==> inputs of trial 40 <==
==> flow/design.v <==
module OQ1_Stopwatch(AN, Seg, Dot, CLK, Start, RESET);  
	output [3:0] AN;
	output [6:0] Seg;
	output Dot;
	input CLK, Start, RESET;
	parameter R = 2'b00;
    parameter W = 2'b01;
    parameter C = 2'b10;	
	reg  [11:0] divider_ds;
	reg  [5:0]  divider_ms;
	reg  [6:0]  Seg_Temp;
	reg  [3:0]  D3,D2,D1,D0,D_Temp,AN_Temp;
	reg  [1:0]  state,n_state;
	reg         dp;
	wire        RTC_ds,RTC_ms;
	always @(posedge CLK or posedge RESET) begin
	  if(RESET) divider_ms <= 0;
	  else if(divider_ms==32) divider_ms <= 0;
      else divider_ms <= divider_ms + 1;
    end
    assign RTC_ms = ((divider_ms == 32)?1'b1:1'b0);
	always @(posedge CLK or posedge RESET) begin
      if(RESET) divider_ds <= 0;
      else if(divider_ds==3276) divider_ds <= 0;
      else if(state==C) divider_ds <= divider_ds + 1;
    end
    assign RTC_ds = ((divider_ds == 3276)?1'b1:1'b0);
	always@(posedge CLK or posedge RESET) begin
      if(RESET) begin
        state <= R;
        D3 <= 0;
        D2 <= 0;
        D1 <= 0;
        D0 <= 0;
      end else begin
        state <= n_state;
        if(RTC_ds) begin
          if(D0 == 9) begin
            D0 <= 0;
            if(D1 == 9) begin
              D1 <= 0;
              if(D2 == 9) begin
                D2 <= 0;
                if(D3 == 9) begin
                  D3 <= 0;                  
                end else begin
                  D3 <= D3 + 1;
                end                    
              end else begin
                D2 <= D2 + 1;
              end      
            end else begin
              D1 <= D1 + 1;
            end
          end else begin
            D0 <= D0 + 1;
          end
        end      
      end
    end
    always@(*) begin
      case (state)
        R : if(RESET) n_state = R;
            else if(Start && !RESET) n_state = C;
            else n_state = W;
        W : if(RESET) n_state = R;
            else if(Start && !RESET) n_state = C;
            else n_state = W;
        C : if(RESET) n_state = R;
            else n_state = C;        
        default : n_state = R;
      endcase
    end
    always@(posedge CLK or posedge RESET) begin
      if(RESET) begin
        D_Temp  <= 4'b0000;
        AN_Temp <= 4'b1110;
        dp      <= 1'b0;
      end else if(RTC_ms) begin
      case(AN_Temp)
        4'b0111 : begin
                    D_Temp <= D0;
                    AN_Temp <= 4'b1110;
                    dp <= 1;
                  end
        4'b1110 : begin
                    D_Temp <= D1;
                    AN_Temp <= 4'b1101;
                    dp <= 0;
                  end
        4'b1101 : begin
                    D_Temp <= D2;
                    AN_Temp <= 4'b1011;
                    dp <= 1;
                  end
        4'b1011 : begin
                    D_Temp <= D3;
                    AN_Temp <= 4'b0111;
                    dp <= 1;
                  end
      endcase
      end
    end    
    always @(*) begin
        case(D_Temp)
          0 : Seg_Temp=7'b1000000; 
          1 : Seg_Temp=7'b1111001; 
          2 : Seg_Temp=7'b0100100; 
          3 : Seg_Temp=7'b0110000; 
          4 : Seg_Temp=7'b0011001; 
          5 : Seg_Temp=7'b0010010; 
          6 : Seg_Temp=7'b0000010; 
          7 : Seg_Temp=7'b1111000; 
          8 : Seg_Temp=7'b0000000; 
          9 : Seg_Temp=7'b0011000; 
          default : Seg_Temp=7'b0111111; 
      endcase
    end
    assign Seg = Seg_Temp;
    assign AN = AN_Temp;
    assign Dot = dp;
endmodule
==> flow/run.sh <==
#!/bin/bash
# the make line also repeats each setting of config.mk as NAME=value (left out here)
make -C /OpenROAD-flow-scripts/flow DESIGN_CONFIG=/design/flow/config.mk WORK_HOME=/design/flow/orfs CLKGATE_MAP_FILE= finish
==> flow/config.mk <==
export PLATFORM = sky130hd
export DESIGN_NAME = OQ1_Stopwatch
export DESIGN_NICKNAME = OQ1_Stopwatch
export VERILOG_FILES = /design/flow/design.v
export SDC_FILE = /design/flow/constraint.sdc
export NUM_CORES = 4
export LEC_CHECK = 0
export CAP_MARGIN = 20
export CORE_ASPECT_RATIO = 1.57
export CORE_MARGIN = 2
export CORE_UTILIZATION = 63
export CTS_CLUSTER_DIAMETER = 400
export CTS_CLUSTER_SIZE = 98
export GPL_TIMING_DRIVEN = 0
export MAX_ROUTING_LAYER = met4
export MIN_ROUTING_LAYER = met1
export PLACE_DENSITY = 0.35
export SLEW_MARGIN = 20
export TNS_END_PERCENT = 20
==> flow/constraint.sdc <==
create_clock -name core_clock -period 4.95 [get_ports {CLK}]
set_input_delay 0.9900 -clock core_clock [delete_from_list [all_inputs] [get_ports {CLK}]]
set_output_delay 0.9900 -clock core_clock [all_outputs]
set_load 0.01 [all_outputs]
==> trial 96: changes against trial 40 <==
Settings changed: CORE_ASPECT_RATIO 1.57 to unset, CORE_UTILIZATION 63 to 40, CTS_CLUSTER_DIAMETER 400 to 396, CTS_CLUSTER_SIZE 98 to 100, GPL_TIMING_DRIVEN 0 to unset, MAX_ROUTING_LAYER met4 to unset, MIN_ROUTING_LAYER met1 to unset, PLACE_DENSITY 0.35 to unset, SETUP_SLACK_MARGIN set to 2.37, TNS_END_PERCENT 20 to unset.
==> flow/constraint.sdc (replaced) <==
create_clock -name core_clock -period 10.0 [get_ports {CLK}]
set_input_delay 2.0000 -clock core_clock [delete_from_list [all_inputs] [get_ports {CLK}]]
set_output_delay 2.0000 -clock core_clock [all_outputs]
set_load 0.01 [all_outputs]
==> build 39: changes against trial 40 <==
Settings changed: CORE_ASPECT_RATIO 1.57 to unset, CORE_UTILIZATION 63 to 58, CTS_CLUSTER_DIAMETER 400 to unset, CTS_CLUSTER_SIZE 98 to 57, GPL_TIMING_DRIVEN 0 to unset, MAX_ROUTING_LAYER met4 to unset, MIN_ROUTING_LAYER met1 to unset, PLACE_DENSITY 0.35 to unset, SETUP_SLACK_MARGIN set to 1.54, TNS_END_PERCENT 20 to unset.
==> flow/constraint.sdc (replaced) <==
create_clock -name core_clock -period 5.49 [get_ports {CLK}]
set_input_delay 1.0980 -clock core_clock [delete_from_list [all_inputs] [get_ports {CLK}]]
set_output_delay 1.0980 -clock core_clock [all_outputs]
set_load 0.01 [all_outputs]
==> build 47: changes against trial 40 <==
Settings changed: ABC_AREA set to 1, CORE_ASPECT_RATIO 1.57 to unset, CORE_UTILIZATION 63 to 72, CTS_CLUSTER_DIAMETER 400 to unset, CTS_CLUSTER_SIZE 98 to 100, GPL_TIMING_DRIVEN 0 to unset, MAX_ROUTING_LAYER met4 to unset, MIN_ROUTING_LAYER met1 to unset, PLACE_DENSITY 0.35 to unset, TNS_END_PERCENT 20 to 5.
==> flow/constraint.sdc (replaced) <==
create_clock -name core_clock -period 2.37 [get_ports {CLK}]
set_input_delay 0.4740 -clock core_clock [delete_from_list [all_inputs] [get_ports {CLK}]]
set_output_delay 0.4740 -clock core_clock [all_outputs]
set_load 0.01 [all_outputs]
==> comparison <==
Routed wire length, highest first: build 47, trial 40, build 39, trial 96. Via count, highest first: build 47, trial 40, trial 96, build 39. Between build 47 and trial 96, the lower global-route usage is in trial 96 (gap 15 points). Of trial 96 and build 47, build 47 has the higher area after synthesis (gap 5.6%, measured against build 47). The lowest utilization belongs to trial 96, the highest to build 47. The highest first-iteration DRC count belongs to build 47, the lowest to trial 40.
